run 1:
==> flow/design.v (excerpt) <==
module  CONV(
	input				clk,
	input				reset,
	output logic		busy,	
	input				ready,	
	output logic [13:0]	iaddr,
	input  		 [7:0]	idata,	
	output logic		ioe,
	output logic		wen_L0,
	output logic		oe_L0,
	output logic [13:0]	addr_L0,
	output logic [11:0] w_data_L0,
	input  		 [11:0] r_data_L0,
	output logic 		wen_L1,
	output logic		oe_L1,
	output logic [11:0]	addr_L1,
	output logic [11:0]	w_data_L1,
	input  		 [11:0]	r_data_L1,
	output logic		oe_weight,
	output logic [15:0]	addr_weight,
	input  logic signed  [7:0]  r_data_weight,
	output logic		wen_L2,
	output logic [3:0]	addr_L2,
	output logic [31:0]	w_data_L2
	);
reg [1:0] fully_flag;
reg[3:0] i0,i4,i5,i6;
reg [3:0] state,next_state;
reg [11:0] data [0:8];
reg [15:0] zero_index,addr_index0,addr_index1,addr_index2,addr_index3,addr_index4,L0_index;
reg signed [31:0] data_fully;
parameter INIT=4'd0,ADDR1=4'd1,WAIT1=4'd2,DATA_i0=4'd3,LAYER0=4'd4,ADDR2=4'd5,LAYER1=4'd6,
		  LAYER1_1=4'd7,ADDR3=4'd8,WAIT3=4'd9,LAYER2=4'd10,LAYER2_1=4'd11,FINI=4'd12;
always @(posedge clk or posedge reset ) begin
  if(reset) state<=INIT;
  else state<=next_state;
end
always @(*) begin
  ...
Size in the first run: about 400 flip-flops, roughly 170 I/O pins, ~0.036 mm² of cells after synthesis.
make LEC_CHECK=0 ABC_AREA=0 CAP_MARGIN=0 CORE_ASPECT_RATIO=1.9 CORE_MARGIN=2 CORE_UTILIZATION=49 CTS_CLUSTER_SIZE=24 GPL_TIMING_DRIVEN=0 HOLD_SLACK_MARGIN=0.22 PLACE_DENSITY_LB_ADDON=0.26 SETUP_SLACK_MARGIN=3.31 SLEW_MARGIN=20 TNS_END_PERCENT=40 finish   # period 18.9 ns
run.sh (not shown) runs the stock make flow with config.mk's settings and CLKGATE_MAP_FILE=.
Run 1 completed every stage of the flow, and the final layout passed the timing, design-rule and antenna checks.
[inputs] run 2 vs run 1
Settings: CORE_UTILIZATION: 49 -> 72; HOLD_SLACK_MARGIN: 0.22 -> unset; CTS_CLUSTER_DIAMETER: unset -> 28; CAP_MARGIN: 0 -> 5; CORE_ASPECT_RATIO: 1.9 -> unset; CTS_CLUSTER_SIZE: 24 -> 35; TNS_END_PERCENT: 40 -> unset; MAX_ROUTING_LAYER: unset -> met4; ABC_AREA: 0 -> unset; SETUP_SLACK_MARGIN: 3.31 -> 3.03; GPL_TIMING_DRIVEN: 0 -> unset; PLACE_DENSITY_LB_ADDON: 0.26 -> unset; the clock period (ns, I/O delays scaled along): 18.9 -> 10.8.
Notes after the runs:
- Run 2: routability congestion estimate 0.0089 below run 1
- Compared with run 1, in run 2 number of cells in Yosys stat saw little to no change, number of placement rows saw a decrease, width of the die rose by 13%, average size of a mapped cell did not really move, area of the core down 0.023 mm².
- Run 2 is listed as incomplete: the tool reported an error in global routing (5_1_grt) and the run ended there.
- [run 2 vs run 1] die height: lower in run 2
- Of run 1 and run 2, run 1 shows the higher number of placed instances with taps included, with run 2 below it.
- Area after synthesis came out exactly the same in run 1 and run 2.
- Taking run 1 as 1.0, run 2 lands at 0.68 on chip area.
Setup changes, run 2 to run 3
Settings: SETUP_SLACK_MARGIN changed from 3.03 to -0.28; MAX_ROUTING_LAYER removed (was met4); CTS_CLUSTER_SIZE removed (was 35); CAP_MARGIN changed from 5 to 20; CORE_UTILIZATION changed from 72 to 40; CTS_CLUSTER_DIAMETER removed (was 28); the clock period (ns, I/O delays scaled along) changed from 10.8 to 12.4.
==> comparison <==
Across run 2 and run 3, a clean result was obtained everywhere but in run 2.
Comparing run 2 against run 3, there is no change at all in buffer levels on the longest clock path.
Run 3 against run 2: post-cts resize count now sits lower; synthesized-area fraction occupied by and/or/nand/nor cells now sits at about the same level; die width now sits higher.
[inputs] run 4 vs run 3
Settings: clearing SETUP_SLACK_MARGIN, which used to be -0.28.
Notes after the runs:
Delta (run 4 minus run 3): number of vias per cell did not really move; multi-input combinational gate total has remained practically unchanged; final worst setup slack +0.21 ns.
